Design ALU_TOP, start of the top module:
module ALU_TOP #(parameter width = 16)(
    input [width - 1:0] A,
    input [width - 1:0] B,
    input [3:0] ALU_FUN,
    input clk,rst,
    output  [width - 1:0] Arith_OUT,
    output  Carry_OUT,
    output  Arith_Flag,
    output  [width - 1:0] Logic_OUT,
    output  Logic_Flag,
    output  [width - 1:0] CMP_OUT,
    output  CMP_Flag,
    output  [width - 1:0] Shift_OUT,
    output  Shift_Flag
    );
clock: 29.9 ns
lec_check: 0
cap_margin: 15
cell_pad_in_sites_global_placement: 1
core_aspect_ratio: 0.9
core_margin: 9
core_utilization: 70
cts_cluster_diameter: 161
cts_cluster_size: 83
gpl_routability_driven: 0
max_routing_layer: met5
setup_slack_margin: 5.0
slew_margin: 20
run.sh (not shown) runs the stock make flow with config.mk's settings and CLKGATE_MAP_FILE=.
The starting point failed in global placement without I/O (3_1_place_gp_skip_io).
Next try:
==> flow/config.mk (replaced) <==
export PLATFORM = sky130hd
export DESIGN_NAME = ALU_TOP
export DESIGN_NICKNAME = ALU_TOP
export VERILOG_FILES = /design/flow/design.v
export SDC_FILE = /design/flow/constraint.sdc
export NUM_CORES = 4
export LEC_CHECK = 0
export CAP_MARGIN = 20
export CORE_MARGIN = 2
export CORE_UTILIZATION = 40
export SETUP_SLACK_MARGIN = 4.62
export SLEW_MARGIN = 20
==> flow/constraint.sdc (replaced) <==
create_clock -name core_clock -period 32.5 [get_ports {clk}]
set_input_delay 6.5000 -clock core_clock [delete_from_list [all_inputs] [get_ports {clk}]]
set_output_delay 6.5000 -clock core_clock [all_outputs]
set_load 0.01 [all_outputs]
The changed run completed without violations. Synthesized area is unchanged. Die size goes up by 46%. Synthesized cell count is unchanged.
Next try:
--- a/flow/config.mk
+++ b/flow/config.mk
@@ -9,4 +9,3 @@
 export CORE_MARGIN = 2
-export CORE_UTILIZATION = 40
-export SETUP_SLACK_MARGIN = 4.62
+export CORE_UTILIZATION = 58
 export SLEW_MARGIN = 20
==> flow/constraint.sdc (replaced) <==
create_clock -name core_clock -period 27.2 [get_ports {clk}]
set_input_delay 5.4400 -clock core_clock [delete_from_list [all_inputs] [get_ports {clk}]]
set_output_delay 5.4400 -clock core_clock [all_outputs]
set_load 0.01 [all_outputs]
With this change the flow ran to the end with violations: setup timing.
Hold slack loses 1.2 ns.
Final cell count rose by about 7%.
Critical path depth rises by 6.
Power rises by 34%.
Setup slack got worse by 5.2 ns.
Clock power rises by about 20%.
Wire length increases by 20%.
Synthesized area is unchanged.


Starting RTL as in the previous note.
==> flow/config.mk <==
export PLATFORM = sky130hd
export DESIGN_NAME = ALU_TOP
export DESIGN_NICKNAME = ALU_TOP
export VERILOG_FILES = /design/flow/design.v
export SDC_FILE = /design/flow/constraint.sdc
export NUM_CORES = 4
export LEC_CHECK = 0
export CAP_MARGIN = 20
export CELL_PAD_IN_SITES_DETAIL_PLACEMENT = 2
export CORE_ASPECT_RATIO = 0.51
export CORE_MARGIN = 4
export CORE_UTILIZATION = 40
export CTS_CLUSTER_SIZE = 92
export GPL_ROUTABILITY_DRIVEN = 0
export HOLD_SLACK_MARGIN = 0.09
export MAX_ROUTING_LAYER = met4
export MIN_ROUTING_LAYER = met2
export PLACE_DENSITY_LB_ADDON = 0.13
export SLEW_MARGIN = 10
export TNS_END_PERCENT = 65
==> flow/constraint.sdc <==
create_clock -name core_clock -period 19.6 [get_ports {clk}]
set_input_delay 3.9200 -clock core_clock [delete_from_list [all_inputs] [get_ports {clk}]]
set_output_delay 3.9200 -clock core_clock [all_outputs]
set_load 0.01 [all_outputs]
The starting point died in detailed placement with DPL-0033.
==> next run, changes <==
ABC_AREA = 1   (was unset)
CELL_PAD_IN_SITES_DETAIL_PLACEMENT = unset   (was 2)
CORE_ASPECT_RATIO = unset   (was 0.51)
CORE_MARGIN = 2   (was 4)
CORE_UTILIZATION = 67   (was 40)
CTS_CLUSTER_SIZE = 98   (was 92)
GPL_ROUTABILITY_DRIVEN = unset   (was 0)
HOLD_SLACK_MARGIN = unset   (was 0.09)
MAX_ROUTING_LAYER = unset   (was met4)
MIN_ROUTING_LAYER = unset   (was met2)
PLACE_DENSITY_LB_ADDON = unset   (was 0.13)
SLEW_MARGIN = 20   (was 10)
TNS_END_PERCENT = unset   (was 65)
clock period = 33.0 ns   (was 19.6 ns; I/O delays follow)
What happened:
- With this change the flow produced a clean layout
- die size goes down by 43%
- area after synthesis goes down by 0.69%
- synthesized cell count came out higher by 14%
==> next run, changes <==
CELL_PAD_IN_SITES_GLOBAL_PLACEMENT = 1   (was unset)
CORE_MARGIN = 4   (was 2)
CORE_UTILIZATION = 60   (was 67)
CTS_CLUSTER_DIAMETER = 287   (was unset)
CTS_CLUSTER_SIZE = 100   (was 98)
SLEW_MARGIN = 40   (was 20)
TNS_END_PERCENT = 5   (was unset)
Effect: The new run produced a clean layout. Routed wire length decreases by 3.2%. Worst setup slack improves by 0.024 ns. Synthesized cell count stays the same. Maximum frequency hardly moves. Critical path depth went up by 7.
==> next run, changes <==
ABC_AREA = unset   (was 1)
CELL_PAD_IN_SITES_GLOBAL_PLACEMENT = 3   (was 1)
CORE_UTILIZATION = 40   (was 60)
SLEW_MARGIN = 0   (was 40)
After rerunning:
- clock power fell by a few percent
- core utilization fell by 23 points
- synthesized cell count fell by roughly a tenth
Power is estimated from default activity; no workload was simulated.
